**flow/config.mk**
```make
export PLATFORM = sky130hd
export DESIGN_NAME = neural_pipeline_top
export DESIGN_NICKNAME = neural_pipeline_top
export VERILOG_FILES = /design/flow/design.v
export SDC_FILE = /design/flow/constraint.sdc
export NUM_CORES = 4
export LEC_CHECK = 0
export CAP_MARGIN = 20
export CELL_PAD_IN_SITES_DETAIL_PLACEMENT = 2
export CORE_ASPECT_RATIO = 0.98
export CORE_MARGIN = 2
export CORE_UTILIZATION = 48
export GPL_TIMING_DRIVEN = 1
export HOLD_SLACK_MARGIN = -0.04
export MAX_ROUTING_LAYER = met4
export SLEW_MARGIN = 30
export TNS_END_PERCENT = 10
```
**flow/constraint.sdc**
```tcl
create_clock -name core_clock -period 25.0 [get_ports {clk}]
set_input_delay 5.0000 -clock core_clock [delete_from_list [all_inputs] [get_ports {clk}]]
set_output_delay 5.0000 -clock core_clock [all_outputs]
set_load 0.01 [all_outputs]
```
**flow/design.v**
```verilog
`timescale 1ns / 1ps
module iir_filter (
    input wire clk,
    input wire rst,
    input wire signed [15:0] x_in,
    output reg signed [15:0] y_out
);
    localparam signed [39:0] B0 =  3947;
    localparam signed [39:0] B1 = -7894;
    localparam signed [39:0] B2 =  3947;
    localparam signed [39:0] A2 = -7891; 
    localparam signed [39:0] A3 =  3801;
    reg signed [39:0] z1;
    reg signed [39:0] z2;
    wire signed [39:0] x_ext;
    wire signed [39:0] b0_x, b1_x, b2_x;
    wire signed [39:0] a2_y, a3_y;
    wire signed [39:0] y_acc;
    assign x_ext = {{24{x_in[15]}}, x_in};
    assign b0_x = x_ext * B0;
    assign b1_x = x_ext * B1;
    assign b2_x = x_ext * B2;
    assign y_acc = b0_x + z1;
    reg signed [15:0] y_comb;
    wire signed [39:0] y_scaled = y_acc >>> 12; 
    always @(*) begin
        if (y_scaled > 32767)      
            y_comb = 32767;
        else if (y_scaled < -32768) 
            y_comb = -32768;
        else                        
            y_comb = y_scaled[15:0];
    end
    wire signed [39:0] y_comb_ext = {{24{y_comb[15]}}, y_comb};
    assign a2_y = y_comb_ext * A2;
    assign a3_y = y_comb_ext * A3;
    always @(posedge clk) begin
        if (rst) begin
            y_out <= 0;
            z1 <= 0;
            z2 <= 0;
        end else begin
            y_out <= y_comb;
            z1 <= b1_x - a2_y + z2;
            z2 <= b2_x - a3_y;
        end
    end
endmodule
`timescale 1ns / 1ps
module threshold_estimator (
    input wire clk,
    input wire rst,
    input wire signed [15:0] data_in,
    output reg signed [15:0] threshold
);
    reg signed [15:0] abs_data;
    always @(*) begin
        if (data_in == -16'd32768) abs_data = 16'd32767;
        else abs_data = (data_in < 0) ? -data_in : data_in;
    end
    localparam K = 14; 
    reg signed [31:0] accumulator;
    always @(posedge clk) begin
        if (rst) begin
            accumulator <= 0;
            threshold <= 0;
        end else begin
            accumulator <= accumulator - (accumulator >>> K) + abs_data;
            threshold <= -(((accumulator >>> K) * 45) >>> 3);
        end
    end
endmodule
`timescale 1ns / 1ps
module spike_detect (
    input wire clk,
    input wire rst,
    input wire signed [15:0] data_in,
    input wire signed [15:0] threshold,
    output reg spike_out
);
    localparam integer LOCKOUT = 20;
    localparam signed [15:0] SATURATION_NEG = -16'd30000;
    reg [4:0] timer;
    always @(posedge clk) begin
        if (rst) begin
            spike_out <= 0;
            timer <= 0;
        end else begin
            spike_out <= 0;
            if (timer > 0) begin
                timer <= timer - 1;
            end else begin
                if ((data_in < threshold) && (data_in > SATURATION_NEG)) begin
                    spike_out <= 1;
                    timer <= LOCKOUT;
                end
            end
        end
    end
endmodule
`timescale 1ns / 1ps
module velocity_decoder (
    input wire clk,
    input wire rst,
    input wire bin_strobe,  
    input wire signed [15:0] bin_count,  
    output reg signed [15:0] velocity  
);
    localparam signed [15:0] M1 = 16'd3891;  
    localparam signed [15:0] M2 = 16'd819;  
    localparam signed [15:0] MAX_VEL = 16'd20480; 
    localparam signed [15:0] MIN_VEL = -16'd20480;
    reg signed [31:0] term1;  
    reg signed [31:0] term2;  
    reg signed [31:0] sum;  
    always @(posedge clk) begin
        if (rst) begin
            velocity <= 0;
        end else if (bin_strobe) begin
            term1 = velocity * M1; 
            term2 = (bin_count * M2) <<< 12;
            sum = term1 + term2;
            if ((sum >>> 12) > MAX_VEL) 
                velocity <= MAX_VEL;
            else if ((sum >>> 12) < MIN_VEL)
                velocity <= MIN_VEL;
            else
                velocity <= sum >>> 12;
        end
    end
endmodule
`timescale 1ns / 1ps
module neural_pipeline_top (
    input wire clk,
    input wire rst,
    input wire signed [15:0] raw_in,
    output wire signed [15:0] vel_out
);
    wire signed [15:0] filt_out;
    wire spike_pulse_raw;  
    reg spike_pulse_safe;  
    wire signed [15:0] auto_threshold;
    reg [17:0] warmup_cnt; 
    always @(posedge clk) begin
        if (rst) begin
            warmup_cnt <= 0;
            spike_pulse_safe <= 0;
        end else begin
            if (warmup_cnt < 150000) 
                warmup_cnt <= warmup_cnt + 1;
            if (warmup_cnt == 150000) 
                spike_pulse_safe <= spike_pulse_raw;
            else 
                spike_pulse_safe <= 0;
        end
    end
    reg [10:0] bin_timer;
    reg bin_strobe;
    reg signed [15:0] bin_accumulator;
    reg signed [15:0] current_bin_count;
    iir_filter u_filter (
        .clk(clk),
        .rst(rst),
        .x_in(raw_in),
        .y_out(filt_out)
    );
    threshold_estimator u_thresh_gen (
        .clk(clk),
        .rst(rst),
        .data_in(filt_out),
        .threshold(auto_threshold)
    );
    spike_detect u_detect (
        .clk(clk),
        .rst(rst),
        .data_in(filt_out),
        .threshold(auto_threshold), 
        .spike_out(spike_pulse_raw) 
    );
    always @(posedge clk) begin
        if (rst) begin
            bin_timer <= 0;
            bin_accumulator <= 0;
            current_bin_count <= 0;
            bin_strobe <= 0;
        end else begin
            bin_strobe <= 0;
            if (spike_pulse_safe)
                bin_accumulator <= bin_accumulator + 1;
            if (bin_timer == 1499) begin
                bin_timer <= 0;
                current_bin_count <= bin_accumulator;
                bin_accumulator <= 0;
                bin_strobe <= 1;
            end else begin
                bin_timer <= bin_timer + 1;
                bin_strobe <= 0;
            end
        end
    end
    velocity_decoder u_decoder (
        .clk(clk),
        .rst(rst),
        .bin_strobe(bin_strobe),
        .bin_count(current_bin_count),
        .velocity(vel_out)
    );
endmodule
```
**flow/run.sh**
```bash
#!/bin/bash
# the make line also repeats each setting of config.mk as NAME=value (left out here)
make -C /OpenROAD-flow-scripts/flow DESIGN_CONFIG=/design/flow/config.mk WORK_HOME=/design/flow/orfs CLKGATE_MAP_FILE= finish
```
==> results of run 1 <==
## metal layers
| layer | track usage (%) | overflow |
|---|---|---|
| met2 | 92.1 | 61 |
| met4 | 78.7 | 45 |
| met1 | 69.5 | 0 |
| met5 | - | - |
| met3 | 54.6 | 3 |
## timing repair
item | in CTS
setup endpoints to repair | 16
gates resized | 8
setup buffers | 0
## metrics by stage
stage          area (sq um)  hold slack [ps]  utilization, %  setup WS (ps)
3_3_place_gp          42000              446            50.3           1800
4_1_cts               43100              505            51.5           67.6
3_5_place_dp          42000              471            50.3           -388
2_1_floorplan         40400              430               -           5300
==> summary.txt, run 1 <==
Implementation results. Global placement routability congestion landed at around 0.96. Per the synth log, the flip-flop and latch total comes to 219. Global-route congestion overflow total landed at 109. The synthesized design contains 0 enable-type register cells. The clock passes through at most 3 buffers. Post-synthesis share of cell area spent on and-or and or-and gates landed at between 10% and 20%. The run stopped with a tool error.

Chip area estimate from yosys synthesis landed at ~40000 sq um. Summing every instance area after synthesis gives 40400 sq um. Looking at the clock tree report, the H-tree level count equals 1.

The run ended at global routing (5_1_grt). Summing the areas of all fa, ha and maj instances in the mapped netlist gives between 40% and 50% of the synthesized area. Area of the placeable core landed at approximately 84000 sq um. The clock tree has to reach between 200 and 250 sinks.

Clock tree synthesis inserted a total of 30 buffers. Multiplexer cells account for about 1.1% of the synthesized area. Part of the Yosys area used for sequential elements landed at a little over a tenth. Top-level I/O count landed at 34. The synthesized netlist devotes 11.3% of its cell area to simple gates. From left edge to right edge, the die measures between 200 and 300 um. The most frequently used library cell after synthesis is inv_1.

Total of hold buffers inserted after clock tree synthesis landed at 0. Number of placed cells counting well taps landed at 5660. Per the synthesis report, the single largest cell type by area occupies between 20% and 30% of cell area. The cell-mix breakdown from Yosys lists the XOR/XNOR area share as around 7.4%.

Global routing used between 70% and 80% of the available tracks. For reference, the post-synthesis area per instance comes to between 8 and 9 sq um. The tool reported: "[ERROR GRT-0232] Routing congestion too high. Check the congestion heatmap in the GUI".

Total cells reported by yosys after synthesis landed at 4550. Post-synthesis async set-or-reset flop share landed at 0%. Total nets after synthesis landed at a little under 6000. The tree is rooted in a clkbuf_16. The main area contributors are fa_1, ha_1, dfxtp_1.

Counting instances in the post-synthesis netlist gives the leading cell types as inv_1, ha_1, fa_1. Floorplan-stage core utilization landed at between 40% and 50%. Counting distinct cell types in the post-synthesis netlist gives around 89. During placement, the flow inserted port buffers numbering 33. Of the combinational cells, the family taking the most area is adder cells.

For this run, the leading register cell type out of synthesis is dfxtp_1. The floorplan has around 110 rows. fa_1 takes more of the synthesized area than any other cell. Die height landed at roughly 290 um. The cell count after synthesis came out at 4550. Tally of yosys warning messages landed at 5.

Note, the detailed placer reported a final HPWL of about 160000 um. Full die area landed at just under 90000 sq um.
==> inputs of run 2 (changes only) <==
ABC_AREA = 0   (was default)
CELL_PAD_IN_SITES_DETAIL_PLACEMENT = default   (was 2)
CORE_ASPECT_RATIO = default   (was 0.98)
CORE_MARGIN = 7   (was 2)
CORE_UTILIZATION = 65   (was 48)
CTS_CLUSTER_DIAMETER = 81   (was default)
CTS_CLUSTER_SIZE = 100   (was default)
GPL_TIMING_DRIVEN = default   (was 1)
HOLD_SLACK_MARGIN = default   (was -0.04)
MAX_ROUTING_LAYER = default   (was met4)
SLEW_MARGIN = 20   (was 30)
TNS_END_PERCENT = 20   (was 10)
==> summary.txt, run 2 <==
The synthesis and PnR run went through. In this run, the synthesized area fraction spent on xor and xnor cells is recorded as 7.43%. Total cells reported by yosys after synthesis landed at about 4600. The worst hold path terminates at bin_timer[0]$_SDFF_PP0_. The worst setup path is of the primary input to flop kind. For this run, the slowest stage of the critical path takes 660 ps. In the floorplan report the effective utilization is roughly two thirds. The worst-case max-slew headroom was logged as 32.9%.

The most critical setup path has its endpoint at u_filter.z1[29]$_SDFF_PP0_. During placement, the flow inserted port buffers numbering 33. Area of the placeable core landed at 61600 sq um. Cell count of the worst reg-to-reg path landed at ~45. Final number of max-transition violations landed at 0.

Area growth from synthesis to layout landed at 5.14%. Summed negative setup slack over all endpoints landed at 0 ps. The area taken by sequential standard cells is reported as 4380 sq um. Top-level I/O count landed at 34. The run finished with no timing, DRC or antenna violations. The number of global-route vias before repair was 31100. CTS placed an instance of clkbuf_16 at the clock tree root. According to the floorplan report, the die width is approximately 260 um. Buffer-and-inverter tally for the worst setup path landed at 8. STA classifies the critical path endpoint as a flop. Synthesized instance count landed at 4550. The wire-length estimate of the detail-placed layout is roughly 83000 um. The clock passes through at most 3 buffers. Simple-gate share of the synthesized area landed at between 10% and 20%.

Final-report hold violation count landed at 0. Looking at the max-slew report, the worst-margin pin has a slew of 1010 ps. The cell type that accounts for the most area after synthesis is fa_1. The synthesis report gives the async set-or-reset register share as 0%. In this run, post-CTS hold repair placed 0 buffers. Antenna diode count landed at 0.

The report counts max-capacitance violations totalling 0. Count of final setup violators landed at 0. The cell area that synthesis handed to floorplanning was between 40000 and 50000 sq um.

The most used flip-flop cell after synthesis is dfxtp_1. Count of cell instances traversed by the critical path landed at approximately 62. Recorded from the global router log, the overflow total was 0. Tally of yosys warning messages landed at 5. Global-route met1 utilization landed at about two fifths. Total number of warnings across the stage logs landed at between 70 and 80. Clock slew seen by the registers of the worst setup and hold paths landed at 100 ps.

OpenROAD reports that the post-layout worst path occupies approximately nine tenths of the period. Floorplan row count landed at approximately 91. Total wire length landed at about 96000 um. First-iteration detailed-routing DRC count landed at between 1500 and 2000. Per the timing report, the biggest fanout along the worst path comes to 25. The path class of the tightest hold or removal check is flop to flop.

Summing over every cut layer, the via total after detailed routing is 30100. Among the non-sequential cells, adder cells take the most area. Average detailed-routed wire length per instance landed at 17.8 um. The first global-routing pass estimated 159000 um of wire. Summing the areas of all fa, ha and maj instances in the mapped netlist gives around 48% of the synthesized area.

On met2, the global router reports a usage of a little under half. On the final layout, the worst clock skew is about 38 ps. TritonCTS built the clock tree. Tally of non-filler cells in the final layout landed at around 5400. Share of the synthesized area in the top cell type landed at between 20 and 30%. From bottom edge to top edge, the die measures 263 um. Across all register-to-register paths, the minimum setup slack is 12190 ps. The OpenROAD report gives the critical path a required time of 25440 ps. The global routing report lists combined usage of all routing layers as 28.0%.

The worst hold path begins at bin_timer[0]$_SDFF_PP0_. Counting instances, the worst hold path has a depth of 1. Average size of a mapped cell landed at a little under 9 sq um.

Number of detailed-route iterations in the first pass landed at 5. The synthesized design contains 0 enable-type register cells. The data arrival time reported for the critical path is ~23000 ps. Yosys instantiated no cell more often than inv_1. By instance count, the cell type seen most on the critical path is ha_1. Part of the Yosys area used for sequential elements landed at between 10% and 20%.

Hold is met by between 400 and 500 ps. Synthesis instantiated approximately 90 different standard cells from the library. After global routing, the most crowded layer is met2. Per the detail_route report, vias per standard cell equal roughly 5.6.

TritonRoute reported its final design rule violation total as 0. Among all stages on the critical path, the largest delay is contributed by o21ai_1. Global placement routability congestion landed at 0.969. The initial antenna violation count is 1. Sorting the synthesized cells by how often they occur yields inv_1, ha_1, fa_1. Leaving out buffers and inverters, the combinational logic in the layout accounts for approximately 32000 sq um.

The startpoint identified for the worst register-to-register timing path is u_filter.z1[13]$_SDFF_PP0_. The most critical setup path has its startpoint at raw_in[2]. Tally of nets with antenna violations remaining after routing landed at 0. Full die area landed at between 60000 and 70000 sq um.

Minimum clock period after layout landed at between 20000 and 25000 ps. The main area contributors are fa_1, ha_1, dfxtp_1. Setup repair after global routing left no endpoint under its margin.

Number of nets at the end of the flow landed at around 5800. STA classifies the critical path startpoint as a primary input. In this run the critical register-to-register path is captured at u_filter.z1[29]$_SDFF_PP0_.

Once placement completed, the tool counted placed cells totaling about 5400. Of the post-synthesis cell area, the part taken by muxes is 1.09%. In this run, the synthesized area fraction spent on AND-OR/OR-AND gates is recorded as between 10% and 20%. Count of H-tree levels built during CTS landed at 1. Largest net degree at the start of global routing landed at 75.

The kind of cell with the highest combined delay along the critical path is adder cells. The chip area line in the Yosys stat output reads 40400 sq um. Clock buffer count from CTS landed at 20. Post-cts resize count landed at 0. According to the CTS report, the clock sink count is around 220. Total nets after synthesis landed at about 5800.

After clock tree synthesis, the setup repair step added 0 buffers. Fill cells in the final layout number between 5000 and 6000. The skew report gives the latency at the later pin of the worst-skew pair as 560 ps. In the global route stage, met3 resource usage came out at approximately 3.5%. Derived from the worst setup path, the maximum achievable clock frequency is approximately 0.044 GHz. Post-synthesis register bit count landed at 219.
-- run 2: area by class of cell --
type                       count  area share (%)
timing repair buffer          49            1.06
clock inverter                14           0.639
inverter                    1006            8.89
sequential                   219            10.3
clock buffer                  22            1.25
multi-input combinational   3263            75.4
tap                          837            2.47
-- run 2: routing by layer --
layer  vias up  share of wire (%)
met4         0                2.5
met1     14500                 47
met5         -                  0
met2       629                 46
met3       123                4.9
li1      14800                  -
-- run 2: metrics by stage --
step / utilization (%) / worst slack, ps / area [sq um]
after floorplan: - / 5300 / 40400
after global placement: 67.6 / 2100 / 41700
after detailed placement: 67.6 / 1790 / 41700
after CTS: 68.9 / 2310 / 42500
after global routing: 68.9 / 989 / 42500
final: 68.9 / 2100 / 42500
==> inputs of run 3 (changes only) <==
CORE_ASPECT_RATIO = 0.5   (was default)
CORE_MARGIN = 3   (was 7)
CORE_UTILIZATION = 34   (was 65)
CTS_CLUSTER_DIAMETER = 111   (was 81)
CTS_CLUSTER_SIZE = default   (was 100)
TNS_END_PERCENT = default   (was 20)
==> summary.txt, run 3 <==
The synthesis and PnR run went through. Signal arrival time at the worst endpoint landed at 23690 ps. Final-report hold violation count landed at 0. Average size of a mapped cell landed at between 8 and 9 sq um. For the final routed database, the setup TNS stands at 0 ps. TritonCTS built the clock tree. The synthesized netlist devotes 48.0% of its cell area to adder and majority cells. Once routing completed, OpenROAD measured the worst setup slack at around 1800 ps. Total of buffers placed on input and output ports landed at 33. The timing report attributes the biggest portion of critical-path delay to AND-OR/OR-AND gates. The routed design ends up with an antenna cell count of 0. Tracing the worst setup path back leads to its startpoint at raw_in[0]. The routed design shows a wire length per standard cell of approximately 17 um. Per the synthesis report, the single largest cell type by area occupies approximately a quarter of cell area.

The most critical setup path has its endpoint at u_filter.z1[29]$_SDFF_PP0_. Minimum clock period after layout landed at around 23000 ps. Instance count along the most critical hold path landed at 1.

The die covers ~120000 sq um. Setup repair after global routing left no endpoint under its margin. Placed instance area landed at 42600 sq um.

Die height landed at 250 um. Looking at the clock tree report, the H-tree level count equals 1. The first global-routing pass estimated 169000 um of wire. STA classifies the critical path endpoint as a flop.

The tree is rooted in a clkbuf_16. After floorplanning, the core was sized to cover approximately 120000 sq um. The horizontal die dimension reported for this design is between 400 and 500 um.

The post-CTS hold buffer count recorded in the log is 0. The report lists the number of cells resized after CTS as 0. Clock slew seen by the registers of the worst setup and hold paths landed at roughly 60 ps. Per the detailed-route log, wirelength across all metal layers totals approximately 100000 um. The clock drives between 200 and 250 sinks. The script reports the combined buffer and inverter count of the critical path as 7. Global-route congestion overflow total landed at 0. Initial antenna violation count landed at 1. Per the OpenROAD timing report, the critical path contains around 56 cells. In this run, CTS created clock tree buffers numbering 28.

Period utilization landed at 92.9%. In this run, the number of DRC markers left after iteration 0 of detailed routing was around 1500. Buffer levels on the longest clock path landed at 3. The synthesized design contains approximately 220 register bits.

Floorplan-stage core utilization landed at between 30% and 40%. Number of buffers added for setup after CTS landed at 0. After synthesis, flip-flops and latches occupy between 10% and 20% of the total area. Data required time at the worst endpoint landed at approximately 25000 ps.

Summed over all instances, the cell type with the most area after synthesis is fa_1. Cell count of the worst reg-to-reg path landed at ~40. The tool flagged a number of max-cap violations equal to 0. Among all cell types in the netlist, the one instantiated most often is inv_1. For reference, the placement row count at floorplan is approximately 88. The gate-level netlist out of Yosys references between 80 and 90 unique cell types. Biggest cell delay along the critical path landed at around 900 ps. STA lists the startpoint of the worst register-to-register path as u_filter.z1[13]$_SDFF_PP0_.

Synthesized area landed at roughly 40000 sq um. Largest net degree at the start of global routing landed at ~82. Post-synthesis share of cell area spent on and-or and or-and gates landed at 11.4%. Post-synth the commonest register cell is dfxtp_1.

Global placement routability congestion landed at 0.933. Final standard cell utilization of the core landed at ~37%. Between the synthesized netlist and the finished layout, the area growth was recorded as 7.69%.

Ranked by total cell area, the synthesized netlist is headed by fa_1, ha_1, dfxtp_1. Synthesized instance count landed at about 4600. For reference, the top logic cell family by area is adder cells. Tally of yosys warning messages landed at 5. Measured against the total synthesized area, the mux share comes to ~1.1%.

The flow ran to the end and the layout has no timing, DRC or antenna violations. Count of vias placed by the detailed router landed at 30100. The setup check on the worst reg-to-reg path leaves a slack of ~12000 ps. Half-perimeter wire length after detailed placement landed at between 80000 and 90000 um.

Number of global-route vias before repair landed at approximately 32000. Final number of max-transition violations landed at 0. The detail route stage leaves a number of antenna-violating nets equal to 0. In the log, the iteration count for the first detailed-route pass is 5. Using the TritonRoute via totals, the vias-per-cell ratio works out to between 4 and 5. The startpoint identified for the worst hold timing path is bin_timer[0]$_SDFF_PP0_.

By instance count, the cell type seen most on the critical path is ha_1. Before CTS, the worst setup slack after placement is ~1400 ps. The floorplan report gives the top-level pin count as 34.

Total nets after synthesis landed at around 5800. Per the synthesis report, the simple-gate share of the synthesized area is around 11%. For the worst-skew pair, the clock arrives at the later sink with an insertion delay of about 600 ps. Transition time at the pin with the least slew margin landed at approximately 1000 ps.

Number of flops mapped to enable cells by yosys landed at 0. After detailed routing, the number of remaining DRC violations is 0. Count of final setup violators landed at 0. Post-synthesis async set-or-reset flop share landed at 0%. In the setup report, the worst path falls into the class primary input to flop. Looking at the critical path, the highest net fanout was 24.

According to the hold report, the worst path is of the flop to flop type. Counting instances in the post-synthesis netlist gives the leading cell types as inv_1, ha_1, fa_1. STA lists the endpoint of the worst register-to-register path as u_filter.z1[29]$_SDFF_PP0_. The final layout contains around 5800 nets. The max-slew check reports its worst relative slack as around a third. Chip area estimate from yosys synthesis landed at 40400 sq um. The flow reports an fmax of 0.0431 GHz. Total number of warnings across the stage logs landed at 69. Summed over all routing layers, the global router reports a total usage of between 15 and 20%. STA classifies the critical path startpoint as a primary input.

Post-synthesis share of cell area spent on xor and xnor gates landed at 7.43%. Hold analysis lists the worst path endpoint as bin_timer[0]$_SDFF_PP0_. Total cells reported by yosys after synthesis landed at between 4000 and 5000.

After layout, the setup clock skew is reported as about 25 ps. Cell area after layout landed at approximately 43000 sq um. Looking at the critical path, the single cell with the biggest stage delay is o41a_1.
[run 3: metal layers]
layer / share of wire, % / vias to the layer above / track usage [%]
met1: 48 / 14700 / 23.1
met5: 0 / - / 0
met4: 2.5 / 0 / 3.82
met3: 3.7 / 122 / 1.81
met2: 46 / 474 / 28.4
li1: - / 14800 / -
[run 3: layout make-up]
type | instances | area (sq um)
clock buffer | 35 | 777
clock inverter | 13 | 144
fill | 11800 | 73100
inverter | 1006 | 3780
multi-input combinational | 3263 | 32000
sequential | 219 | 4380
tap | 1575 | 1970
timing repair buffer | 46 | 424
[run 3: per-stage QoR]
stage,cells,hold slack [ps]
global route,6157,513
floorplan,4550,430
CTS,6157,462
global placement,6109,440
finish,6157,455
detailed placement,6109,448
==> inputs of run 4 (changes only) <==
ABC_AREA = 1   (was 0)
CORE_ASPECT_RATIO = default   (was 0.5)
CORE_MARGIN = 7   (was 3)
CORE_UTILIZATION = 30   (was 34)
CTS_CLUSTER_DIAMETER = 91   (was 111)
CTS_CLUSTER_SIZE = 100   (was default)
GPL_ROUTABILITY_DRIVEN = 0   (was default)
TNS_END_PERCENT = 20   (was default)
==> summary.txt, run 4 <==
The synthesis and PnR run went through. Achievable clock frequency landed at slightly below 0.05 GHz. For this run, the detailed router reports a per-instance via density of around 4.7. The launch point of the critical path was reported as raw_in[0]. Post-route DRC violation count landed at 0. Max-slew check failures listed in the final report amount to 0. Data required time at the worst endpoint landed at between 20000 and 30000 ps.

inv_1 is the most common cell in the netlist. Post-synthesis share of cell area spent on and-or and or-and gates landed at about 11%.

The tree built by TritonCTS fans out to 219 sinks. Part of the Yosys area used for sequential elements landed at a little over a tenth. Number of max-cap violations landed at 0. Number of placed cells counting well taps landed at 7305.

Tally of nets with antenna violations remaining after routing landed at 0. STA classifies the critical path endpoint as a flop. Largest net degree at the start of global routing landed at slightly below 90. Buffer-and-inverter tally for the worst setup path landed at 9. The die covers between 150000 and 200000 sq um. The placed instances occupy a cell area of about 44000 sq um. Count of cell instances traversed by the critical path landed at 65. Number of nets at the end of the flow landed at 6706.

For this run, the leading register cell type out of synthesis is dfxtp_1. Per the STA report, the cell with the highest stage delay on the worst path is clkdlybuf4s50_1. The flow measured a signed area growth from synthesis to layout of 7.98%. Tally of yosys warning messages landed at 5. Simple-gate share of the synthesized area landed at 14.8%.

Number of buffers added for setup after CTS landed at 0. In the synthesized netlist, the number of instances is about 5400. The report lists the number of standard-cell rows as ~140. After synthesis, the most frequently instantiated cells are inv_1, nand2_1, ha_1.

Looking at the max-slew report, the worst-margin pin has a slew of between 1000 and 1500 ps. The critical path is of the primary input to flop type. Antenna diode count landed at 0. Before any placement, the netlist area is recorded as roughly 42000 sq um. The first global-routing pass estimated about 180000 um of wire. Minimum clock period after layout landed at 20650 ps. After synthesis, the netlist uses roughly 56 different library cells. Top-level I/O count landed at 34. Setup repair after global routing left no endpoint under its margin.

On the critical path the largest part of the delay comes from adder cells. The final timing report lists a hold violation count of 0. Hold is met by roughly 460 ps. The main area contributors are fa_1, ha_1, inv_1. Clock tree synthesis selected as its root buffer the cell clkbuf_16. The worst pin sits at a relative slew slack of 25.1%. CTS reports a maximum clock tree buffer depth of 3. The post-route utilization of the core is recorded as 32.6%. Post-synthesis register bit count landed at approximately 220. Chip area estimate from yosys synthesis landed at approximately 42000 sq um. In this design, the critical path's most frequently occurring cell is nand2_1. Global routing consumed, over all layers together, 14.6% of the routing resources. Global-route congestion overflow total landed at 0. Combinational gate area landed at between 30000 and 40000 sq um.

The path with the worst hold slack has its endpoint at u_detect.timer[0]$_SDFFE_PP0P_. Portion of netlist area occupied by mux cells landed at less than 1%. Number of global-route vias before repair landed at 35000. Summed negative setup slack over all endpoints landed at 0 ps. Clock slew seen by the registers of the worst setup and hold paths landed at approximately 100 ps.

fa_1 takes more of the synthesized area than any other cell. The filler cells instantiated in the layout total between 10000 and 15000. The worst path uses between 80 and 90% of the clock period. Instance count along the most critical hold path landed at 1. Total wire length landed at ~110000 um. Half-perimeter wire length after detailed placement landed at about 97000 um. The finished cells cover about 45000 sq um. In this run the tool buffered the top-level ports with 33 buffer cells. Area of the placeable core landed at approximately 140000 sq um.

Per the TritonCTS log, the buffer count is 21. Tally of non-filler cells in the final layout landed at around 7300. For reference, the critical path is captured by u_filter.z1[28]$_SDFF_PP0_. Number of flops mapped to enable cells by yosys landed at 0. Area occupied by registers landed at approximately 4400 sq um. In this design, the stage delay of the slowest critical-path cell is 840 ps. Per the Yosys statistics, synthesis produced about 5400 cells. In the floorplan report the effective utilization is 30.2%.

Count of final setup violators landed at 0. TritonCTS built the clock tree.

After clock tree synthesis, the flow added hold-fix buffers numbering 0. The tool warning count for the run is roughly 69. Post-synthesis share of cell area spent on xor and xnor gates landed at between 4 and 5%.

STA lists the endpoint of the worst register-to-register path as u_filter.z1[28]$_SDFF_PP0_. Along the worst path, the maximum fanout reaches 25. The initial antenna violation count is 0. The path class of the tightest hold or removal check is flop to flop. At the worst endpoint, the arrival time is 21140 ps.

The top cell type by area accounts for roughly a quarter of the synthesized area. Per the timing report, the most critical flop-to-flop path originates at u_filter.z1[10]$_SDFF_PP0_. Latest clock arrival within the worst-skew pair landed at 590 ps. Detailed-route iteration 0 reported a violation count of roughly 2000.

The detailed router placed 34400 vias in this run. Die height landed at 388 um. TritonRoute output was used to compute an average wire per cell of 15.2 um. For the worst flop-to-flop path, the logic depth is a little under 50. The cell-mix breakdown from Yosys lists the adder-cell area share as ~46%. The synthesis report gives the async set-or-reset register share as 0%.

The startpoint identified for the worst hold timing path is u_detect.timer[0]$_SDFFE_PP0P_. Setup slack on the worst flop-to-flop path landed at 14000 ps. Worst clock skew landed at between 40 and 50 ps. Total nets after synthesis landed at ~6700. In this run the horizontal extent of the chip is 388 um.

Number of detailed-route iterations in the first pass landed at 6. STA classifies the critical path startpoint as a primary input. Count of H-tree levels built during CTS landed at 1. By area, the combinational part of the netlist is dominated by adder cells. Average size of a mapped cell landed at 7.72 sq um.

Post-cts resize count landed at 0. The run finished with no timing, DRC or antenna violations.
run 4: routing by layer:
| layer | vias up | track usage, % | wire, um |
|---|---|---|---|
| met5 | - | 0 | 0 |
| met4 | 0 | 4.03 | 3540 |
| met3 | 172 | 1.14 | 4830 |
| met2 | 833 | 24.9 | 51800 |
| met1 | 16300 | 20.0 | 51600 |
| li1 | 17100 | - | - |
run 4: area by class of cell:
cell class / instances / share of cell area [%]
multi-input combinational: 3795 / 71.1
inverter: 1375 / 11.4
sequential: 219 / 9.68
tap: 1876 / 5.18
clock buffer: 21 / 1.16
timing repair buffer: 40 / 0.840
clock inverter: 16 / 0.605
run 4: metrics by stage:
stage / setup WS (ps)
2_1_floorplan: 7500
3_3_place_gp: 4180
3_5_place_dp: 3940
4_1_cts: 4510
5_1_grt: 3200
6_report: 4350
==> inputs of run 5 (changes only) <==
CORE_MARGIN = 2   (was 7)
CORE_UTILIZATION = 72   (was 30)
CTS_CLUSTER_DIAMETER = 205   (was 91)
CTS_CLUSTER_SIZE = default   (was 100)
GPL_ROUTABILITY_DRIVEN = 1   (was 0)
GPL_TIMING_DRIVEN = 1   (was default)
MAX_ROUTING_LAYER = met4   (was default)
PLACE_DENSITY_LB_ADDON = 0.01   (was default)
TNS_END_PERCENT = default   (was 20)
clock period = 13.6 ns   (was 25.0 ns; I/O delays follow)
==> summary.txt, run 5 <==
Implementation results. Buffer levels on the longest clock path landed at 3. The flow did not finish. Synthesized instance count landed at 5429.

The netlist uses 56 different library cells. Global placement routability congestion landed at around 1.1. The net count after synthesis is approximately 6700. Full die area landed at between 60000 and 70000 sq um.

After synthesis, the largest family of logic cells by area is adder cells. Half-perimeter wire length after detailed placement landed at 116000 um. Share of the synthesized area in the top cell type landed at about a quarter. The total area inside the core boundary comes to approximately 58000 sq um. The number of hold buffers added after CTS was 0. Global router's overall resource usage landed at 77.9%. Count of H-tree levels built during CTS landed at 1. Summing all multiplexer cells gives an area fraction of less than 1%. By instance count, the leading cell after synthesis is inv_1. Input and output buffers added on the ports amount to 33. Synthesized area landed at about 42000 sq um. Global-route congestion overflow total landed at 134. According to the floorplan report, the die height is 245 um. The tool reported: "[ERROR GRT-0116] Global routing finished with congestion. Check the congestion regions in the DRC Viewer". The biggest area contributor in the post-synthesis netlist is fa_1. The detailed placer reported the number of placed instances as 6842. Number of flops mapped to enable cells by yosys landed at 0. In this run the clock root is driven by a clkbuf_16. Per the detailed placement report, the placed cell area equals a little under 50000 sq um. Area fraction in full adders, half adders and majority gates landed at between 40% and 50%. Counting every sink on the clock net gives about 220. The floorplan has between 80 and 90 rows. For this run, the leading register cell type out of synthesis is dfxtp_1. Chip area estimate from yosys synthesis landed at 41900 sq um. Yosys reported that registers with async set or reset make up 0%. Average size of a mapped cell landed at 7.72 sq um. Post-synthesis share of cell area spent on and-or and or-and gates landed at 11.3%. During I/O placement, the number of pins put on the boundary was 34. For reference, the top cells by area after synthesis are fa_1, ha_1, inv_1.

Overall die width landed at 245 um. The synthesis report lists the Yosys warning total as 5. Floorplan-stage core utilization landed at approximately 73%.

Clock buffer count from CTS landed at 26. The synthesis run shows the most used standard cells to be inv_1, nand2_1, ha_1. Per the synthesis report, the simple-gate share of the synthesized area is between 10% and 20%. Yosys stat counts between 5000 and 6000 cells in the synthesized netlist. Part of the Yosys area used for sequential elements landed at about a tenth. The post-synth register bit count is roughly 220. The flow stopped in global routing (5_1_grt). Post-synthesis share of cell area spent on xor and xnor gates landed at 4.34%.
run 5: metrics by stage:
stage | setup slack (ps)
after floorplan | -688
after global placement | -2550
after detailed placement | -2900
after CTS | -969
run 5: timing repair:
| action | in CTS |
|---|---|
| setup endpoints to repair | 56 |
| pin swaps | 219 |
| gates resized | 561 |
| gates cloned | 1 |
| setup buffers | 83 |
run 5: routing by layer:
metal	overflow	global-route usage [%]
met1	1	75.5
met2	76	94.6
met3	5	59.5
met4	52	78.2
met5	-	-
==> inputs of run 6 (changes only) <==
CORE_UTILIZATION = 70   (was 72)
CTS_CLUSTER_DIAMETER = default   (was 205)
CTS_CLUSTER_SIZE = 81   (was default)
SETUP_SLACK_MARGIN = 3.93   (was default)
==> summary.txt, run 6 <==
Implementation results. Per the synthesis report, the AND-OR/OR-AND share of the synthesized area is between 10% and 20%. In this run, the synthesized area fraction spent on xor and xnor cells is recorded as between 4 and 5%. Post-synthesis register bit count landed at ~220. The region available for standard cell placement spans 59100 sq um.

Floorplan-stage core utilization landed at 70.9%. Total cells reported by yosys after synthesis landed at ~5400. Part of the Yosys area used for sequential elements landed at 10.5%.

Worst setup timing slack at the placement stage landed at -2920 ps. Post-synthesis cell type count landed at around 56. Summing the areas of all fa, ha and maj instances in the mapped netlist gives a little under half of the synthesized area. Post-synthesis async set-or-reset flop share landed at 0%.

Die height landed at ~250 um. Chip area estimate from yosys synthesis landed at 41900 sq um. Full die area landed at between 60000 and 70000 sq um. The flow did not finish. The CTS report gives the tree buffer count as 28.

Counting instances in the post-synthesis netlist gives the leading cell types as inv_1, nand2_1, ha_1. Placed instance area landed at 49400 sq um. After synthesis, the cell types taking the most area are fa_1, ha_1, inv_1.

Global-route congestion overflow total landed at approximately 230. After synthesis, the mean cell area works out to slightly below 8 sq um. Synthesized area landed at between 40000 and 50000 sq um. Synthesized instance count landed at about 5400. The tool reported: "[ERROR GRT-0232] Routing congestion too high. Check the congestion heatmap in the GUI". The flow stopped in global routing (5_1_grt). Half-perimeter wire length after detailed placement landed at 111000 um.

Synthesis produced a netlist with a net count of 6683. Count of H-tree levels built during CTS landed at 1. Counting along the longest clock path gives a buffer depth of 3.

Per the gpl log, the routability congestion estimate is 1.05. The most frequently used library cell after synthesis is inv_1. Tally of yosys warning messages landed at 5. Among the non-sequential cells, adder cells take the most area.

The largest total area in the synthesized netlist belongs to fa_1. Overall die width landed at 249 um. The synthesized design contains 0 enable-type register cells. The root buffer cell chosen for the clock tree is clkbuf_16. Simple-gate share of the synthesized area landed at 14.8%. Global router's overall resource usage landed at 80.6%. Portion of netlist area occupied by mux cells landed at less than 1%. According to the floorplan log, the row count is approximately 89. Number of placed cells counting well taps landed at just under 7000.

Looking at the cell usage after synthesis, the top flip-flop cell is dfxtp_1. 34 I/O pins were placed. The placement report lists the number of port buffers as 33. Of the post-synthesis cell area, the dominant cell type holds between 20% and 30%. The clock tree has to reach roughly 220 sinks.
==> run 6: timing repair <==
item                                    in CTS
hold buffers                                 0
cloned                                       2
buffers inserted                            72
gates resized                              465
endpoints found under the setup margin      85
pin swaps                                  198
==> run 6: per-layer routing <==
| metal | global-route usage (%) | overflow |
|---|---|---|
| met5 | - | - |
| met4 | 79.4 | 83 |
| met3 | 63.5 | 22 |
| met2 | 94.9 | 111 |
| met1 | 80.1 | 13 |
==> inputs of run 7 (changes only) <==
ABC_AREA = 0   (was 1)
CORE_ASPECT_RATIO = 1.97   (was default)
CORE_MARGIN = 3   (was 2)
CORE_UTILIZATION = 50   (was 70)
CTS_CLUSTER_DIAMETER = 111   (was default)
CTS_CLUSTER_SIZE = default   (was 81)
GPL_ROUTABILITY_DRIVEN = default   (was 1)
GPL_TIMING_DRIVEN = default   (was 1)
MAX_ROUTING_LAYER = default   (was met4)
PLACE_DENSITY = 0.35   (was default)
PLACE_DENSITY_LB_ADDON = default   (was 0.01)
SETUP_SLACK_MARGIN = -1.49   (was 3.93)
clock period = 25.0 ns   (was 13.6 ns; I/O delays follow)
==> summary.txt, run 7 <==
The synthesis and PnR run went through. The CTS report gives the tree buffer count as 25. In the setup report, the worst path falls into the class primary input to flop. Per the slew report, the remaining headroom to the max-slew limit stands at approximately 33%. After routing, the total negative slack on setup checks comes to 0 ps.

Following the worst setup path forward leads to its endpoint at u_filter.z1[30]$_SDFF_PP0_. For reference, the top cells by count after synthesis are inv_1, ha_1, fa_1. Post-synthesis share of cell area spent on xor and xnor gates landed at about 7.4%.

For reference, the mux area share after synthesis is 1.09%. Floorplan row count landed at 145. Yosys mapped a number of flops with a built-in enable equal to 0. The run finished with no timing, DRC or antenna violations. Sorting the Yosys area breakdown by cell type puts at the top fa_1. Die height landed at a little over 400 um. The most critical setup path has its startpoint at raw_in[1].

Count of H-tree levels built during CTS landed at 1. Based on the critical path, the design can be clocked at up to 0.0430 GHz. Between clock sinks in the finished design, the worst skew comes to around 26 ps. Before antenna repair, the detailed router went through 5 iterations. STA reports the tightest min-delay check as being of type flop to flop.

Total nets after synthesis landed at around 5800. Per STA, the worst path accumulates the most delay in the family AND-OR/OR-AND gates. The timing report shows the most common cell along the critical path to be ha_1. The worst register-to-register path has a setup slack of between 10000 and 15000 ps. Initial antenna violation count landed at 0.

The critical path contains buffers and inverters numbering 7 combined. Latest clock arrival within the worst-skew pair landed at about 580 ps. Wire length of the first global-routing pass landed at around 180000 um. Across the run, the number of max-cap violations was 0.

In the final routed layout, each cell accounts on average for ~21 um. The placed instances occupy a cell area of between 40000 and 50000 sq um. Among all stages on the critical path, the maximum delay recorded is slightly above 800 ps.

Post-synthesis share of cell area spent on and-or and or-and gates landed at a little under an eighth. Synthesized instance count landed at 4550. Antenna diode count landed at 0. For reference, simple AND, OR, NAND and NOR cells occupy roughly 11% of the area reported after synthesis. Hold is met by between 400 and 500 ps. The gate-level netlist out of Yosys references slightly below 90 unique cell types. The synthesis report gives the async set-or-reset register share as 0%.

The launch point of the worst min-delay path is recorded as bin_timer[0]$_SDFF_PP0_. Tally of nets with antenna violations remaining after routing landed at 0. For this run, the post-layout net count is approximately 5800. TritonCTS built the clock tree. STA classifies the critical path startpoint as a primary input. After detailed routing, the total wire length is about 120000 um. The finished cells cover 42800 sq um. Number of global-route vias before repair landed at ~34000. Per the timing report, the most critical flop-to-flop path originates at u_filter.z1[13]$_SDFF_PP0_. Post-route DRC violation count landed at 0. Part of the Yosys area used for sequential elements landed at 10.9%. For this design, the sink count on the clock tree is ~220. Post-synthesis register bit count landed at between 200 and 250. STA shows the worst reg2reg path with a cell count of 41. Buffer levels on the longest clock path landed at 3. Yosys reports that the leading cell type by area covers 26.0% of the netlist area.

Per the OpenROAD floorplan log, the area of the core is 79600 sq um. Floorplan-stage core utilization landed at 50.7%. The synthesized netlist has a Yosys-reported chip area of ~40000 sq um. Tally of yosys warning messages landed at 5. Number of buffers added for setup after CTS landed at 0. OpenROAD reports that the post-layout worst path occupies 93.0% of the period. By instance count, the leading cell after synthesis is inv_1. Synthesized area landed at between 40000 and 50000 sq um.

Via density per instance landed at roughly 5.4. The worst register-to-register path ends at u_filter.z1[30]$_SDFF_PP0_. Final-report hold violation count landed at 0.

The main area contributors are fa_1, ha_1, dfxtp_1. Among the non-sequential cells, adder cells take the most area. Total number of warnings across the stage logs landed at ~71. Total of hold buffers inserted after clock tree synthesis landed at 0. The area growth from synthesis to layout is 6.00%. The most used flip-flop cell after synthesis is dfxtp_1. The last timing report of the flow puts the setup violation total at 0.

Instance count along the most critical hold path landed at 1. Full die area landed at approximately 84000 sq um. The first routing iteration left roughly 1300 violations.

Transition time at the pin with the least slew margin landed at around 1000 ps. The tree is rooted in a clkbuf_16.

The path with the worst hold slack has its endpoint at bin_timer[0]$_SDFF_PP0_. Setup repair after global routing left no endpoint under its margin. For this run the aggregate overflow at the end of global routing stands at 0.

Top-level I/O count landed at 34. Summing the areas of all fa, ha and maj instances in the mapped netlist gives ~48% of the synthesized area. In the CTS report, the clock slew at the register clock pins of the worst setup and hold paths is listed as about 70 ps.

Looking at the critical path, the highest net fanout was 18. Average size of a mapped cell landed at 8.88 sq um. The slowest stage of the critical path belongs to the cell a211oi_1. At the worst endpoint, the required time is ~25000 ps. The report lists the number of cells resized after CTS as 0.

Half-perimeter wire length after detailed placement landed at ~100000 um. Count of cell instances traversed by the critical path landed at approximately 60. STA classifies the critical path endpoint as a flop.

On the critical path the data arrives at around 24000 ps. Total cells reported by yosys after synthesis landed at ~4600. Counting pins that exceed their max-slew limit in the final report gives 0. Entering global routing, the biggest net connects 69 pins.

The worst path in the final design needs a cycle of ~23000 ps, including I/O delays and setup. Count of filler cells inserted in the layout landed at about 7700.

According to the floorplan report, the die width is 208 um. RePlAce ended its routability-driven mode at a weighted congestion of about 0.98. Global router's overall resource usage landed at 28.1%. Count of vias placed by the detailed router landed at roughly 30000. Total of buffers placed on input and output ports landed at 33.
run 7: final cells by class:
type,count,area [sq um],area share [%]
Multi-Input combinational cell,3263,32000,74.8
Sequential cell,219,4380,10.2
Inverter,1006,3780,8.82
Tap cell,1029,1290,3.01
Clock buffer,27,633,1.48
Timing Repair Buffer,66,574,1.34
Clock inverter,14,144,0.336
run 7: through the flow:
step | util [%] | std cells | setup slack (ps)
CTS | 53.7 | 5624 | 1620
global placement | 52.8 | 5583 | 1380
finish | 53.8 | 5624 | 1750
global route | 53.8 | 5624 | 823
floorplan | - | 4550 | 5300
detailed placement | 52.8 | 5583 | 1070
run 7: layer usage:
metal | track usage (%) | vias up | share of wire (%)
li1 | - | 14800 | -
met1 | 25.1 | 14800 | 32
met2 | 60.3 | 468 | 60
met3 | 1.39 | 282 | 1.5
met4 | 15.5 | 0 | 6.9
met5 | 0 | - | 0
==> inputs of run 8 (changes only) <==
CAP_MARGIN = 5   (was 20)
CORE_ASPECT_RATIO = default   (was 1.97)
CORE_MARGIN = 2   (was 3)
CORE_UTILIZATION = 59   (was 50)
CTS_CLUSTER_DIAMETER = default   (was 111)
CTS_CLUSTER_SIZE = 19   (was default)
GPL_TIMING_DRIVEN = 0   (was default)
MAX_ROUTING_LAYER = met5   (was default)
PLACE_DENSITY = default   (was 0.35)
PLACE_DENSITY_LB_ADDON = 0.26   (was default)
SETUP_SLACK_MARGIN = -1.82   (was -1.49)
TNS_END_PERCENT = 35   (was default)
clock period = 25.8 ns   (was 25.0 ns; I/O delays follow)
==> summary.txt, run 8 <==
The synthesis and PnR run went through. The flow ran to the end and the layout has no timing, DRC or antenna violations. Share of the synthesized area in the top cell type landed at 26.0%. The worst setup path is captured at a flop. The routed design shows a via density per instance of 5.57. Global-route congestion overflow total landed at 0.

The post-CTS hold buffer count recorded in the log is 0. Area of the placeable core landed at 67500 sq um. The CTS report gives the tree buffer count as 29. The cell-mix breakdown from Yosys lists the compound-gate area share as 11.4%. Total clock sinks landed at approximately 220.

Counting the fill cells in the layout gives 5726. Part of the Yosys area used for sequential elements landed at between 10% and 20%. Once the clock tree was built, the resizer swapped 0 gates to a different size. Post-synthesis async set-or-reset flop share landed at 0%.

Per the repair_timing log after CTS, setup buffers inserted total 0. The post-synth count of flops with an enable pin is 0. Checking hold timing, the worst path is listed with class flop to flop. The worst setup path is launched from a primary input. inv_1 is the most common cell in the netlist.

Number of max-cap violations landed at 0. Cell count of the worst reg-to-reg path landed at about 40. The die covers 70600 sq um.

Tally of yosys warning messages landed at 5. In the setup report, the worst path falls into the class primary input to flop. The floorplan step set the die height to between 200 and 300 um. Buffer levels on the longest clock path landed at 3.

Sum of met3 wire segment lengths after detailed routing landed at 5390 um. Warnings raised by the tools during the run amount to ~69. Antenna diode count landed at 0. The number of cells reported by Yosys stat comes to 4550. The synthesis run shows the most used standard cells to be inv_1, ha_1, fa_1. The placement summary gives the final routability congestion estimate as approximately 0.95. Average detailed-routed wire length per instance landed at between 15 and 20 um. Total nets after synthesis landed at 5804.

The final timing report derives a shortest allowable period of 24930 ps. Following the worst setup path forward leads to its endpoint at u_filter.z1[29]$_SDFF_PP0_. Final-report hold violation count landed at 0. After synthesis, the largest family of logic cells by area is adder cells.

Per the synthesis report, the simple-gate share of the synthesized area is a little under an eighth. The first global-routing pass estimated about 160000 um of wire. Routed length on met1 landed at approximately 44000 um. Chip area estimate from yosys synthesis landed at between 40000 and 50000 sq um. For the pin with the worst max-slew slack, the measured transition is 1170 ps.

The initial antenna violation count was 0. Half-perimeter wire length after detailed placement landed at about 83000 um. In this design, the largest share of critical-path delay is due to adder cells.

Post-synthesis register bit count landed at 219. Instance count along the most critical hold path landed at 1. The tree is rooted in a clkbuf_16.

The average instance in the mapped netlist occupies 8.88 sq um. According to the floorplan log, the row count is around 95. On the critical path the data arrives at 25420 ps. The critical path runs through a total of about 57 cells. Per the skew report, the later register of the worst-skew pair sees a clock latency of 600 ps. After routing the design area is around 43000 sq um.

Portion of netlist area occupied by mux cells landed at approximately 1.1%. Post-synthesis share of cell area spent on xor and xnor gates landed at under 10%. The initial utilization of the core area, before any placement, comes to between 50% and 60%. Synthesized instance count landed at roughly 4600. Worst clock skew landed at around 23 ps. Area fraction in full adders, half adders and majority gates landed at between 40% and 50%. Number of nets at the end of the flow landed at roughly 6000. Across all hold checks on the routed design, the worst slack comes to between 400 and 500 ps. Number of detailed-route iterations in the first pass landed at 5.

Largest net degree at the start of global routing landed at 31. The critical path endpoint has a required time of about 26000 ps. Placed instance area landed at roughly 42000 sq um. First-iteration detailed-routing DRC count landed at between 1500 and 2000.

Looking at area per cell type in the netlist, the leader is fa_1. For this block, the routed nets add up to ~98000 um of wire. Port buffering added 33 buffers. The worst hold path terminates at bin_timer[0]$_SDFF_PP0_.

TritonCTS built the clock tree. Along the critical path, the tally of buffer and inverter instances is 14. The number of global-route vias before repair was 31400.

The script parses the final routing iteration and logs DRC violations as 0. Post-synthesis cell type count landed at ~89. The launch point of the worst min-delay path is recorded as bin_timer[0]$_SDFF_PP0_. For reference, the top cells by area after synthesis are fa_1, ha_1, dfxtp_1. The timing report gives the clock slew at the launch and capture registers of the worst setup and hold paths as around 70 ps. Per the detail_route report, the via count comes to ~31000. Achievable clock frequency landed at about 0.04 GHz. Setup slack on the worst flop-to-flop path landed at about 12000 ps. Tracing the worst setup path back leads to its startpoint at raw_in[15]. The final report lists the setup-violating endpoint count as 0. The routed design uses 46200 um of met2 wire. During I/O placement, the number of pins put on the boundary was 34. The die is 266 um wide.

In this run the number of H-tree levels came out at 1. On the worst path, the slowest cell contributes a delay of 1160 ps. Among all stages on the critical path, the largest delay is contributed by clkdlybuf4s50_1.

STA lists the startpoint of the worst register-to-register path as u_filter.z1[4]$_SDFF_PP0_. Global routing consumed, over all layers together, between 20 and 30% of the routing resources. Looking at the reg2reg group, the worst path ends at u_filter.z1[29]$_SDFF_PP0_.

Max fanout on the critical path was recorded as 22. The worst pin sits at a relative slew slack of 22.0%.

Synthesized area landed at 40400 sq um. Tally of nets with antenna violations remaining after routing landed at 0. Area growth from synthesis to layout landed at 5.94%.

Pins over their slew limit in the final report were tallied at 0. The detailed router used layers up to and including met4. For this run, the leading register cell type out of synthesis is dfxtp_1. Period utilization landed at a little over nine tenths.
[run 8: area by class of cell]
type / instances / area [sq um] / share of cell area [%]
Clock buffer: 36 / 792 / 1.85
Buffer: 62 / 246 / 0.576
Tap cell: 873 / 1090 / 2.55
Sequential cell: 219 / 4390 / 10.2
Timing Repair Buffer: 33 / 330 / 0.772
Multi-Input combinational cell: 3263 / 32000 / 74.8
Clock inverter: 17 / 176 / 0.412
Inverter: 1006 / 3780 / 8.83
[run 8: stage by stage]
stage	TNS [ps]	setup slack [ps]	std cells	util, %
CTS	0	1190	5509	63.4
finish	0	868	5509	63.4
floorplan	0	5940	4550	-
detailed placement	0	747	5456	61.9
global route	-24.7	-24.7	5509	63.4
global placement	0	256	5456	61.9
[run 8: routing by layer]
metal  vias up  global-route usage, %
li1      14900                      -
met1     14800                   38.5
met2       756                   49.3
met3       156                   3.44
met4         0                   7.11
met5         -                      0
==> inputs of run 9 (changes only) <==
ABC_AREA = 1   (was 0)
CAP_MARGIN = 20   (was 5)
CORE_UTILIZATION = 72   (was 59)
CTS_CLUSTER_DIAMETER = 232   (was default)
CTS_CLUSTER_SIZE = default   (was 19)
GPL_TIMING_DRIVEN = default   (was 0)
MAX_ROUTING_LAYER = met4   (was met5)
PLACE_DENSITY_LB_ADDON = 0.01   (was 0.26)
SETUP_SLACK_MARGIN = default   (was -1.82)
TNS_END_PERCENT = default   (was 35)
clock period = 13.9 ns   (was 25.8 ns; I/O delays follow)
==> summary.txt, run 9 <==
Implementation results. By count the netlist is led by inv_1, nand2_1, ha_1. The number of cells reported by Yosys stat comes to between 5000 and 6000. Yosys shows that the main logic family after synthesis is adder cells. Share of the synthesized area in the top cell type landed at ~25%.

The clock tree has to reach approximately 220 sinks. In this run, distinct cell masters in the synthesized netlist total 56. Floorplan-stage core utilization landed at 72.8%.

Die height landed at roughly 250 um. Part of the Yosys area used for sequential elements landed at 10.5%. The flow did not finish.

Global router's overall resource usage landed at a little over nine tenths. Area of the placeable core landed at 57600 sq um. Global-route congestion overflow total landed at about 2000. According to the logs, the last stage reached was global routing (5_1_grt).

Half-perimeter wire length after detailed placement landed at 113000 um. Total nets after synthesis landed at 6683. Number of flops mapped to enable cells by yosys landed at 0. Synthesized area landed at ~42000 sq um. The placement stage leaves a total instance area of between 40000 and 50000 sq um.

Global placement routability congestion landed at roughly 1.1. Yosys instantiated no cell more often than inv_1. Yosys reported a register bit count of between 200 and 250. For reference, XOR and XNOR gates occupy approximately 4.3% of the area reported after synthesis.

Dividing the synthesized area by the synthesized cell count gives between 7 and 8 sq um. For this design the top-level I/O count stands at 34. For reference, the placement row count at floorplan is approximately 88.

Simple-gate share of the synthesized area landed at approximately 15%. From left edge to right edge, the die measures around 250 um. Post-synthesis share of cell area spent on and-or and or-and gates landed at between 10% and 20%. Among all flip-flop cells after synthesis, the most frequent one is dfxtp_1. Of all cell types, the one taking the most synthesized area is fa_1.

The portion of synthesized area spent on multiplexers is less than 1%. Counting the buffers created by CTS gives 27. For this run, the number of Yosys warnings is 5. The area recorded from the Yosys report for this design is approximately 42000 sq um. Full die area landed at 60200 sq um. Buffer levels on the longest clock path landed at 3. Port buffering added 33 buffers. Post-synthesis async set-or-reset flop share landed at 0%. The cell sitting at the root of the clock tree is a clkbuf_16. By area the synthesized netlist is led by fa_1, ha_1, inv_1. Area fraction in full adders, half adders and majority gates landed at about 46%.

The first error in the log reads "[ERROR GRT-0232] Routing congestion too high. Check the congestion heatmap in the GUI". Synthesized instance count landed at 5429. Count of H-tree levels built during CTS landed at 1.
[run 9: through the flow]
step	std cells	utilization [%]	setup slack [ps]	setup TNS, ps
after CTS	6965	91.3	-683	-11390
after detailed placement	6836	84.7	-2600	-91830
after global placement	6836	84.7	-2260	-72240
after floorplan	5429	-	-448	-4910
[run 9: timing repair]
action	CTS
setup buffers	83
endpoints found under the setup margin	52
hold buffers	0
gates cloned	1
gates resized	533
pin swaps	232
[run 9: layer usage]
metal  overflow  GRT usage [%]
met1         96           90.4
met2       1347            110
met3         93           83.4
met4        520            102
met5          -              -
==> inputs of run 10 (changes only) <==
ABC_AREA = default   (was 1)
CELL_PAD_IN_SITES_DETAIL_PLACEMENT = 1   (was default)
CORE_ASPECT_RATIO = 0.83   (was default)
CORE_UTILIZATION = 45   (was 72)
CTS_CLUSTER_DIAMETER = 174   (was 232)
CTS_CLUSTER_SIZE = 25   (was default)
GPL_ROUTABILITY_DRIVEN = 0   (was default)
GPL_TIMING_DRIVEN = 0   (was default)
HOLD_SLACK_MARGIN = 0.19   (was default)
MAX_ROUTING_LAYER = default   (was met4)
PLACE_DENSITY_LB_ADDON = 0.12   (was 0.01)
SETUP_SLACK_MARGIN = 3.1   (was default)
TNS_END_PERCENT = 45   (was default)
clock period = 14.1 ns   (was 13.9 ns; I/O delays follow)
==> summary.txt, run 10 <==
The synthesis and PnR run went through. Between clock sinks in the finished design, the worst skew comes to roughly 19 ps. The finished cells cover 47600 sq um. The later pin in the worst-skew pair is clocked with a latency of between 500 and 600 ps. Period utilization landed at 123%. Chip area estimate from yosys synthesis landed at around 40000 sq um. Setup repair after global routing could not meet its margin everywhere. The routed design shows a via density per instance of 5.48. The net count after synthesis is ~5800. Note that the worst hold path type here is flop to flop. Detailed placement reports a standard cell area of between 40000 and 50000 sq um. STA classifies the critical path endpoint as a flop.

Global router's overall resource usage landed at around 28%. Post-synthesis cell type count landed at around 89. The script logs the mean routed wire length per placed instance as roughly 22 um. Half-perimeter wire length after detailed placement landed at 101000 um.

For reference, the top cells by area after synthesis are fa_1, ha_1, dfxtp_1. The timing report shows the most common cell along the critical path to be fa_1. Post-synthesis register bit count landed at around 220. Buffer levels on the longest clock path landed at 3. Worst setup timing slack at the placement stage landed at -6690 ps. Data required time at the worst endpoint landed at ~15000 ps. Measured against its own limit, the worst slew margin works out to 19.6%. Transition time at the pin with the least slew margin landed at between 1000 and 1500 ps. Global-route congestion overflow total landed at 0. The overall die size recorded for this design is around 90000 sq um.

Of the post-synthesis cell area, the part taken by muxes is 1.09%. The critical path starts at raw_in[11]. The critical path crosses 63 cells after its start point. Per the CTS log, the maximum H-tree level is 1. Before any placement, the netlist area is recorded as 40400 sq um. The biggest area contributor in the post-synthesis netlist is fa_1. For reference, the final report shows the hold violation count at 0.

Setup slack on the worst flop-to-flop path landed at 2830 ps. Total number of warnings across the stage logs landed at approximately 72.

Total of buffers placed on input and output ports landed at 33. Per the synthesis report, the XOR/XNOR share of the synthesized area is under 10%. The synthesized design devotes to its leading area cell type 26.0% of total area. Looking at the reg2reg group, the worst path ends at u_filter.z1[39]$_SDFF_PP0_. The setup path with the least slack is of type primary input to flop.

Grouping non-sequential cells by family puts the most area in adder cells. Signal arrival time at the worst endpoint landed at approximately 18000 ps. Area of the placeable core landed at 89300 sq um.

STA classifies the critical path startpoint as a primary input. Top-level I/O count landed at 34. The synthesis report names the predominant flop master as dfxtp_1. Entering global routing, the biggest net connects 30 pins. For reference, the clock transition at the flip-flops on the worst setup and hold paths is between 100 and 150 ps. Highest net fanout along the worst path landed at 9. Minimum clock period after layout landed at 17360 ps. First-iteration detailed-routing DRC count landed at 1656.

The clock net in this run drives a total of 219 sinks. Area occupied by registers landed at 4390 sq um. By instance count, the leading cell after synthesis is inv_1.

The first global-routing pass estimated about 200000 um of wire. The filler cells instantiated in the layout total 10200. Achievable clock frequency landed at between 0.05 and 0.06 GHz. In this run, CTS created clock tree buffers numbering 12.

The number of global-route vias before repair came to ~35000. The worst hold path begins at bin_timer[0]$_SDFF_PP0_. During synthesis, Yosys emitted a total of 5 warnings. Per the detailed-route log, wirelength across all metal layers totals around 130000 um. The finished design was reported to have a net count of between 6000 and 7000. Per the timing report, the most critical flop-to-flop path originates at u_filter.z1[4]$_SDFF_PP0_. The root buffer cell chosen for the clock tree is clkbuf_16. Die height landed at roughly 280 um.

The share of the core area taken by cells at floorplan is a little under half. Final critical-path setup slack landed at -3260 ps. Biggest cell delay along the critical path landed at approximately 590 ps. The run finished, with violations left.

Ranked by instance count, the synthesized netlist is headed by inv_1, ha_1, fa_1. On the critical path, the stage with the largest delay is an instance of fa_1. The end-of-flow timing check tallies setup violations at 58. Post-synthesis async set-or-reset flop share landed at 0%.

In this design, the largest share of critical-path delay is due to adder cells. The initial antenna violation count is 1. Per the post-synthesis stats, the area per cell is approximately 8.9 sq um.

Per the detail_route report, the via count comes to between 30000 and 40000.

The synthesized netlist devotes between 10% and 20% of its cell area to simple gates. Number of flops mapped to enable cells by yosys landed at 0. Number of detailed-route iterations in the first pass landed at 5. Hold analysis lists the worst path endpoint as bin_timer[0]$_SDFF_PP0_. After Yosys synthesis, full adders, half adders and majority gates account for around half of the synthesized area. Synthesis produced a netlist whose cell count is 4550. Per the layout area report, the combinational gate area comes to 35100 sq um.

The floorplan has approximately 100 rows. Summing the sequential cell areas from Yosys gives 10.9% of the chip area. Cell count of the worst reg-to-reg path landed at ~47.

TritonCTS built the clock tree. Instance count along the most critical hold path landed at 1. Compared with the post-synthesis result, the final layout area differs by 18.0%. Final number of max-transition violations landed at 0. Number of max-cap violations landed at 0. Post-route DRC violation count landed at 0. Tally of nets with antenna violations remaining after routing landed at 0.

Post-synthesis share of cell area spent on and-or and or-and gates landed at between 10% and 20%. The reasons given for failing layout checks are negative setup slack. Per STA, the endpoint of the critical path is u_filter.z1[39]$_SDFF_PP0_. Buffer-and-inverter tally for the worst setup path landed at 11. Overall die width landed at around 330 um.

Total of hold buffers inserted after clock tree synthesis landed at 0. Total cells reported by yosys after synthesis landed at about 4600.
[run 10: area by class of cell]
cell class,instances,area share [%]
tap,1173,3.08
inverter,1006,8.14
multi-input combinational,3263,73.7
buffer,62,0.659
clock buffer,14,0.712
sequential,219,9.21
timing repair buffer,225,4.42
clock inverter,1,0.0630
antenna,1,0.00525
[run 10: timing repair]
item                                    in CTS  in global routing
gates resized                              458                139
pin swaps                                  219                109
buffers inserted                           146                 43
gates cloned                                 2                  0
endpoints found under the setup margin      86                 86
[run 10: stage by stage]
stage / setup TNS (ps) / hold WS (ps) / std cells / util, %
2_1_floorplan: -49720 / 430 / 4550 / -
3_3_place_gp: -307750 / 444 / 5756 / 48.3
3_5_place_dp: -311200 / 460 / 5757 / 48.3
4_1_cts: -100220 / 487 / 5920 / 52.2
5_1_grt: -131270 / 525 / 5963 / 53.3
6_report: -113290 / 479 / 5964 / 53.3
[run 10: layer usage]
layer	global-route usage, %	up-vias	wire, um
li1	-	15300	-
met5	0	-	0
met3	3.66	126	6800
met1	40.7	16600	61600
met4	4.15	0	2150
met2	44.6	665	59000
